Setup of run 1:
## Topmodule
module Topmodule(
    input wire Clk,
    input wire Data,
    input wire Reset,
    input wire En,
    output reg Out
    );
Size: about 7300 cells after synthesis, roughly 780 flip-flops, ~5 I/O pins, roughly 48000 sq um of cells after synthesis.
Settings: LEC_CHECK=0, ABC_AREA=1, CAP_MARGIN=0, CORE_MARGIN=2, CORE_UTILIZATION=72, CTS_CLUSTER_SIZE=16, PLACE_DENSITY=0.43, SETUP_SLACK_MARGIN=1.65, SLEW_MARGIN=20; clock period 6.21 ns.
run.sh (not shown) runs the stock make flow with config.mk's settings and CLKGATE_MAP_FILE=.
Run 1: complete, dirty (negative setup slack)
Edits applied to the flow inputs when going from run 1 to run 2:
Settings: a deleted CTS_CLUSTER_SIZE that had been 16; a change of CORE_UTILIZATION from 72 to 40; a deleted ABC_AREA that had been 1; a deleted PLACE_DENSITY that had been 0.43; a change of CAP_MARGIN from 0 to 20; a deleted SETUP_SLACK_MARGIN that had been 1.65; a change of the clock period (ns, I/O delays scaled along) from 6.21 to 12.0.
--- outcome ---
Run 2 completed; timing, DRC and antenna clean
Run 2 gives more switching share of power than run 1 did.
Relative to run 1, the final clock period utilization by the worst path of run 2 is lower by 62 points.
Run 2 ends up with higher minimum period implied by the final worst setup slack than run 1 does.
Modified inputs, run 3 compared to run 2
Settings: setting TNS_END_PERCENT to 65 for the first time; setting GPL_TIMING_DRIVEN to 0 for the first time; setting SETUP_SLACK_MARGIN to 1.5 for the first time; setting MAX_ROUTING_LAYER to met4 for the first time; changing the clock period (ns, I/O delays scaled along) from 12.0 to 8.69.
--- outcome ---
Compared with run 2, run 3 shows routed wire length that has gone up by more than 10%. Between run 2 and run 3, first-pass detailed-route iteration total increased. Run 3 ends up with a utilization that is 1.1 points higher than in run 2. Every run in run 2 and run 3 closed cleanly, with the single exception of run 3. Run 3 ended up with a lower worst stage delay on the critical path than run 2 did. Run 2 → run 3: cell area increased by 2.4% relative to the old numbers, post-detailed-placement half-perimeter wirelength increased by about 30% relative to the old numbers, power increased by 1.9 mW relative to the old numbers.
Input changes introduced in run 4 (baseline for comparison: run 3):
Settings: clearing TNS_END_PERCENT, which used to be 65; swapping 1.5 for 1.92 in SETUP_SLACK_MARGIN; swapping 20 for 15 in CAP_MARGIN; clearing MAX_ROUTING_LAYER, which used to be met4; swapping 40 for 70 in CORE_UTILIZATION; clearing GPL_TIMING_DRIVEN, which used to be 0; swapping 8.69 for 7.74 in the clock period (ns, I/O delays scaled along).
Results
Run 4: count of clock-buffer cells in the layout is 0.85% higher than what run 3 reported.
Re multiplexer share of the synthesized area: no difference whatsoever between run 3 and run 4.
Run comparison: run 3 cell at the slowest stage of the critical path fa_2; run 4 cell at the slowest stage of the critical path fa_1
Run 4 — first-iteration DRC count 572 higher, run 3 as reference
To summarise run 4: no stage aborted, but the layout did not pass its checks, failing on negative setup slack.
Changes observed in run 4 relative to run 3: average wire per cell in the routed design saw a decrease, slack of the worst reg-to-reg path saw a decrease, setup total negative slack saw a decrease, area taken by multi-input logic gates saw an increase, final instance count without filler cells saw a decrease.
Of the two values seen for origin of the worst setup path, deinterleaved.deinterleaver.counter[4] was produced by run 3 and deinterleaved.deinterleaver.counter[0] by run 4.
Share of the clock period used by the worst path in run 4 is 14 points above run 3.

---

Starting RTL as in the previous note.
export LEC_CHECK = 0
export CAP_MARGIN = 15
export CELL_PAD_IN_SITES_GLOBAL_PLACEMENT = 0
export CORE_MARGIN = 2
export CORE_UTILIZATION = 72
export CTS_CLUSTER_DIAMETER = 348
export HOLD_SLACK_MARGIN = 0.29
export PLACE_DENSITY = 0.63
export SETUP_SLACK_MARGIN = 0.42
export SLEW_MARGIN = 20
export TNS_END_PERCENT = 10
create_clock -name core_clock -period 8.12 [get_ports {Clk}]
The first run finished but failed the layout checks on setup timing.
Then changed:
==> flow/config.mk (replaced) <==
export PLATFORM = sky130hd
export DESIGN_NAME = Topmodule
export DESIGN_NICKNAME = Topmodule
export VERILOG_FILES = /design/flow/design.v
export SDC_FILE = /design/flow/constraint.sdc
export NUM_CORES = 4
export LEC_CHECK = 0
export CAP_MARGIN = 20
export CORE_MARGIN = 2
export CORE_UTILIZATION = 40
export SLEW_MARGIN = 20
==> flow/constraint.sdc (replaced) <==
create_clock -name core_clock -period 11.2 [get_ports {Clk}]
set_input_delay 2.2400 -clock core_clock [delete_from_list [all_inputs] [get_ports {Clk}]]
set_output_delay 2.2400 -clock core_clock [all_outputs]
set_load 0.01 [all_outputs]
=> With this change the flow produced a clean layout. Utilization falls by 35 points. Final area rises by 0.68%. Fmax falls by 10%. Routed wire length rises by 2.9%. Final cell count rises by 9.3%. Global-route usage falls by 15 points. Hold slack degrades by 0.013 ns. Synthesized cell count stays the same. Total power falls by 24%. Worst setup slack improves by 2.0 ns.
Then changed:
--- a/flow/config.mk
+++ b/flow/config.mk
@@ -8 +8 @@
-export CAP_MARGIN = 20
+export CAP_MARGIN = 15
@@ -10 +10,3 @@
-export CORE_UTILIZATION = 40
+export CORE_UTILIZATION = 72
+export CTS_CLUSTER_DIAMETER = 278
+export SETUP_SLACK_MARGIN = 1.92
==> flow/constraint.sdc (replaced) <==
create_clock -name core_clock -period 7.63 [get_ports {Clk}]
set_input_delay 1.5260 -clock core_clock [delete_from_list [all_inputs] [get_ports {Clk}]]
set_output_delay 1.5260 -clock core_clock [all_outputs]
set_load 0.01 [all_outputs]
- The changed run finished with setup timing left
- worst setup slack gets worse by 2.8 ns
- flip-flop count does not change
- power climbs by 37%
- die area shrinks by 44%
- global-route usage rose by 15 points
- clock power climbs by 29%
- wire length is lower by 3.1%
Then changed:
--- a/flow/config.mk
+++ b/flow/config.mk
@@ -8 +8,2 @@
-export CAP_MARGIN = 15
+export ABC_AREA = 1
+export CAP_MARGIN = 20
@@ -11,2 +12,2 @@
-export CTS_CLUSTER_DIAMETER = 278
-export SETUP_SLACK_MARGIN = 1.92
+export CTS_CLUSTER_SIZE = 97
+export PLACE_DENSITY = 0.43
==> flow/constraint.sdc (replaced) <==
create_clock -name core_clock -period 6.21 [get_ports {Clk}]
set_input_delay 1.2420 -clock core_clock [delete_from_list [all_inputs] [get_ports {Clk}]]
set_output_delay 1.2420 -clock core_clock [all_outputs]
set_load 0.01 [all_outputs]
The changed run finished with setup timing left.
Worst setup slack gets worse by 1.0 ns.
Critical path depth came out higher by 15.
Final area goes up by about 3.2%.
Power grows by about 28%.
Register-to-register slack got worse by 1.0 ns.
Clock-buffer cell count shrinks by 19.
Via count went up by about 14%.
Sequential power climbs by 23%.

---

== garnet ==
Starting RTL as in the previous note.
make LEC_CHECK=0 ABC_AREA=1 CAP_MARGIN=40 CELL_PAD_IN_SITES_DETAIL_PLACEMENT=1 CELL_PAD_IN_SITES_GLOBAL_PLACEMENT=2 CORE_MARGIN=4 CORE_UTILIZATION=40 CTS_CLUSTER_SIZE=32 GPL_TIMING_DRIVEN=0 HOLD_SLACK_MARGIN=0.23 MAX_ROUTING_LAYER=met4 MIN_ROUTING_LAYER=met2 PLACE_DENSITY_LB_ADDON=0.11 SETUP_SLACK_MARGIN=1.86 SLEW_MARGIN=30 TNS_END_PERCENT=65 finish   # period 11.4 ns
garnet went all the way through synthesis, placement and routing and the layout is clean on timing, DRC and antenna.
Setup changes, garnet to delta
# garnet
export LEC_CHECK = 0
export ABC_AREA = 1
export CAP_MARGIN = 40
export CELL_PAD_IN_SITES_DETAIL_PLACEMENT = 1
export CELL_PAD_IN_SITES_GLOBAL_PLACEMENT = 2
export CORE_MARGIN = 4
export CORE_UTILIZATION = 40
export CTS_CLUSTER_SIZE = 32
export GPL_TIMING_DRIVEN = 0
export HOLD_SLACK_MARGIN = 0.23
export MAX_ROUTING_LAYER = met4
export MIN_ROUTING_LAYER = met2
export PLACE_DENSITY_LB_ADDON = 0.11
export SETUP_SLACK_MARGIN = 1.86
export SLEW_MARGIN = 30
export TNS_END_PERCENT = 65
create_clock -name core_clock -period 11.4 [get_ports {Clk}]
# delta
export LEC_CHECK = 0
export ABC_AREA = 1
export CAP_MARGIN = 20
export CORE_MARGIN = 2
export CORE_UTILIZATION = 72
export SLEW_MARGIN = 20
create_clock -name core_clock -period 10.2 [get_ports {Clk}]
Findings:
- Compared with garnet, delta has less setup slack.
- The uppermost metal layer occupied by signal nets comes out met5 in one run and met4 in the other, namely in delta and garnet respectively.
- Looking at clock network latency to the later pin of the worst-skew pair, delta sits 0.09 ns below garnet.
- Changes observed in delta relative to garnet: share of total power in sequential cells moved up, height of the die moved down.

---

Starting RTL as in the previous note.
Design Topmodule, start of the top module:
module Topmodule(
    input wire Clk,
    input wire Data,
    input wire Reset,
    input wire En,
    output reg Out
    );
export LEC_CHECK = 0
export CAP_MARGIN = 15
export CELL_PAD_IN_SITES_GLOBAL_PLACEMENT = 0
export CORE_MARGIN = 2
export CORE_UTILIZATION = 72
export CTS_CLUSTER_DIAMETER = 338
export HOLD_SLACK_MARGIN = -0.07
export PLACE_DENSITY = 0.63
export SETUP_SLACK_MARGIN = 0.42
export SLEW_MARGIN = 20
create_clock -name core_clock -period 8.12 [get_ports {Clk}]
The baseline finished but failed the layout checks on setup timing.
Change:
- CAP_MARGIN: 15 -> 20
- CELL_PAD_IN_SITES_GLOBAL_PLACEMENT: 0 -> unset
- CORE_UTILIZATION: 72 -> 17
- CTS_CLUSTER_DIAMETER: 338 -> unset
- HOLD_SLACK_MARGIN: -0.07 -> unset
- PLACE_DENSITY: 0.63 -> unset
- SETUP_SLACK_MARGIN: 0.42 -> unset
- clock period: 8.12 -> 11.2 ns (I/O delays scaled with it)
With this change the flow finished with timing, DRC and antenna clean; synthesized area is unchanged; worst setup slack improved by 2.1 ns; first-iteration DRC count decreases by 34%; die area went up to 4.2 times its value; total power decreases by 23%; count of clock-buffer cells in the layout rose by 11; maximum frequency decreases by 9.7%; design area grows by 6.0%; via count goes down by 4.9%; critical path depth is lower by 4; register-to-register slack gains 2.1 ns.
Change:
- ABC_AREA: unset -> 1
- CORE_UTILIZATION: 17 -> 69
- CTS_CLUSTER_DIAMETER: unset -> 394
- clock period: 11.2 -> 8.68 ns (I/O delays scaled with it)
Result:
- The new run completed, yet does not pass: setup timing
- die size goes down by about 70%
- clock skew went down by 0.040 ns
- core utilization rose by 56 points
- via count grows by 18%
- global-route usage climbs by 27 points
Change:
- ABC_AREA: 1 -> unset
- CORE_UTILIZATION: 69 -> 40
- CTS_CLUSTER_DIAMETER: 394 -> unset
- SETUP_SLACK_MARGIN: unset -> 0.91
- clock period: 8.68 -> 11.2 ns (I/O delays scaled with it)
=>
- The new run went through all stages and came out clean
- sequential cell count does not change
- hold slack hardly moves
- non-clock buffer count falls by 49
- cell area goes down by 1.6%
- wire length decreases by about 2.7%
- area after synthesis falls by about 3%
- clock power fell by about 14%
- register-to-register slack is better by 2.3 ns
No activity file was given, so power comes from the tool's default toggle rates.
